==> flow/design.v (excerpt) <==
module cpu(clk, rst, imem_addr, imem_data, dmem_addr, dmem_wdata, dmem_we, dmem_re, dmem_rdata);
	input clk;
	input rst;
	output [6:0] imem_addr;
	input [31:0] imem_data;
	output [4:0] dmem_addr;
	output [31:0] dmem_wdata;
	output dmem_we;
	output dmem_re;
	input [31:0] dmem_rdata;
	wire[6:0] programcounter,pcout,instructionOut;
	PC p1(programcounter,instructionOut,clk,rst);
	pcplus1 pc2(pcout,programcounter);
	assign imem_addr = programcounter;
	instructiondec in2(instructionOut,clk,rst,imem_data,pcout,dmem_addr,dmem_wdata,dmem_we,dmem_re,dmem_rdata);
endmodule
Size in the first run: about 11000 cells after synthesis, ~67000 sq um of cells after synthesis.
Settings: LEC_CHECK=0, ABC_AREA=1, CAP_MARGIN=30, CELL_PAD_IN_SITES_GLOBAL_PLACEMENT=3, CORE_ASPECT_RATIO=1.85, CORE_MARGIN=2, CORE_UTILIZATION=45, CTS_CLUSTER_DIAMETER=206, CTS_CLUSTER_SIZE=19, GPL_ROUTABILITY_DRIVEN=0, SLEW_MARGIN=30, TNS_END_PERCENT=90; clock period 14.4 ns.
run.sh (not shown) runs the stock make flow with config.mk's settings and CLKGATE_MAP_FILE=.
The first run aborted during 3_1_place_gp_skip_io on GPL-0301.
Next try:
Settings changed: ABC_AREA 1 to default, CAP_MARGIN 30 to 20, CELL_PAD_IN_SITES_GLOBAL_PLACEMENT 3 to default, CORE_ASPECT_RATIO 1.85 to default, CORE_UTILIZATION 45 to 40, CTS_CLUSTER_DIAMETER 206 to default, CTS_CLUSTER_SIZE 19 to default, GPL_ROUTABILITY_DRIVEN 0 to default, PLACE_DENSITY from default to 0.6, SETUP_SLACK_MARGIN from default to 0.07, SLEW_MARGIN 30 to 20, TNS_END_PERCENT 90 to default.
Clock period 14.4 ns to 10.9 ns, I/O delays scaled along.
- With this change the flow completed with no timing, DRC or antenna violations
- area after synthesis fell by 12%
- die size fell by 1.5%
- synthesized cell count fell by 42%
Next try:
Settings changed: CORE_UTILIZATION 40 to 45, SETUP_SLACK_MARGIN 0.07 to default.
The new run completed without violations.
Final area is about the same.
Routed wire length grows by about 0.9%.
Core utilization climbs by 5.4 points.
Maximum frequency went down by 1.9%.
Next try:
Settings changed: CORE_UTILIZATION 45 to 72, MAX_ROUTING_LAYER from default to met4, PLACE_DENSITY 0.6 to 0.65, SETUP_SLACK_MARGIN from default to -0.44.
Clock period 10.9 ns to 6.81 ns, I/O delays scaled along.
This time the run aborted during 5_1_grt.
Area after synthesis is unchanged.
Die size came out lower by 37%.
Synthesized cell count is unchanged.

Setup of run A:
Starting RTL as in the previous note.
Settings: LEC_CHECK=0, CAP_MARGIN=20, CORE_MARGIN=2, CORE_UTILIZATION=72, PLACE_DENSITY=0.64, SETUP_SLACK_MARGIN=-0.44, SLEW_MARGIN=20; clock period 6.15 ns.
No final results exist for run A, since it was stopped by error GRT-0116 during global routing.
What run B does differently from run A at the input level:
- CELL_PAD_IN_SITES_GLOBAL_PLACEMENT newly set to 1
- MAX_ROUTING_LAYER newly set to met5
- PLACE_DENSITY changed from 0.64 to 0.6
- GPL_ROUTABILITY_DRIVEN newly set to 0
- CORE_UTILIZATION changed from 72 to 62
- SETUP_SLACK_MARGIN removed (was -0.44)
- the clock period (ns, I/O delays scaled along) changed from 6.15 to 8.61
==> results <==
Comparing run B and run A, the lower placed wire-length estimate after detailed placement was measured on run B.
In run B relative to run A, width of the chip had gone up by a little under 10%.
Run A never completed; the flow aborted with a tool error in global routing.
[run B] flow finished | final checks: failed | reasons: setup timing
Summary of run B over run A: placeable core region rose about 16%, die extent in y has increased.
For run C, these inputs were changed with respect to run B:
- a deleted GPL_ROUTABILITY_DRIVEN that had been 0
- a change of CORE_UTILIZATION from 62 to 68
- an added SETUP_SLACK_MARGIN of -0.44
- a deleted PLACE_DENSITY that had been 0.6
- a deleted MAX_ROUTING_LAYER that had been met5
- a deleted CELL_PAD_IN_SITES_GLOBAL_PLACEMENT that had been 1
- a change of the clock period (ns, I/O delays scaled along) from 8.61 to 6.81
Results
Measured against each other, run B and run C differ in clock network power share, the lower figure coming from run C. Delta (run C minus run B): met2 track utilization from global routing went up; clock skew went down. NOTE: cell row count in run C falls short of that of run B. Clock buffer count (run C vs. run B) decreases by a few percent. Diff run B -> run C: power share of the combinational group now larger, total wirelength of the detailed-routed design up about 11%, die outline width shrank by 14 um. The final reports for run C and run B show hold slack higher in the former. Layout checks on run C: not met. Flow itself completed; violations: setup timing. The estimated power of run C ends up higher than the estimate for run B.
The following lists how run D was set up differently from run C:
- SETUP_SLACK_MARGIN: -0.44 -> unset
- ABC_AREA: unset -> 1
- PLACE_DENSITY: unset -> 0.6
- CORE_UTILIZATION: 68 -> 57
- the clock period (ns, I/O delays scaled along): 6.81 -> 9.25
Results
- Run D completed end to end with timing, DRC and antenna clean.
- Power density normalized to cell area delta for run D relative to run C: 45 nW/um^2 lower
- Overall power in run D is 2.9 mW lower than in run C
- Looking at fraction of standard cell area in multi-input logic, run D sits 0.34 points higher than run C does.
diff inputs: run D => run E
- SETUP_SLACK_MARGIN now 1.55, previously not set
- MAX_ROUTING_LAYER now met4, previously not set
- PLACE_DENSITY now 0.64, was 0.6
- ABC_AREA no longer set, was 1
- TNS_END_PERCENT now 75, previously not set
- CORE_UTILIZATION now 70, was 57
- CTS_CLUSTER_DIAMETER now 341, previously not set
- the clock period (ns, I/O delays scaled along) now 6.06, was 9.25
## What came out
Run E vs run D — number of cells in Yosys stat dropped 4,549. Measured against each other, run D and run E differ in worst setup slack before clock tree synthesis, the lower figure coming from run E. Number of setup buffers added after CTS (run E over run D): increase, 69. H-tree depth reported by CTS came out exactly the same in run D and run E. Run D has a lower core utilization at floorplan than run E. XOR/XNOR share of the synthesized area up 0.31 points in run E wrt run D. In the reports for run D and run E, the larger compound-cell area share of the yosys netlist belongs to run D. The log for run E ends in global routing with error GRT-0116, so the run never completed. Diff run D -> run E | half-perimeter wire length after placement | up by a few percent. Synthesized area was lower in the run labelled run E. Share of synthesized cell area in and, or, nand and nor gates in run E is 13 points below run D. On overall die area: between run D and run E, it ends up lower for run E.
Power and IR drop assume default switching activity.
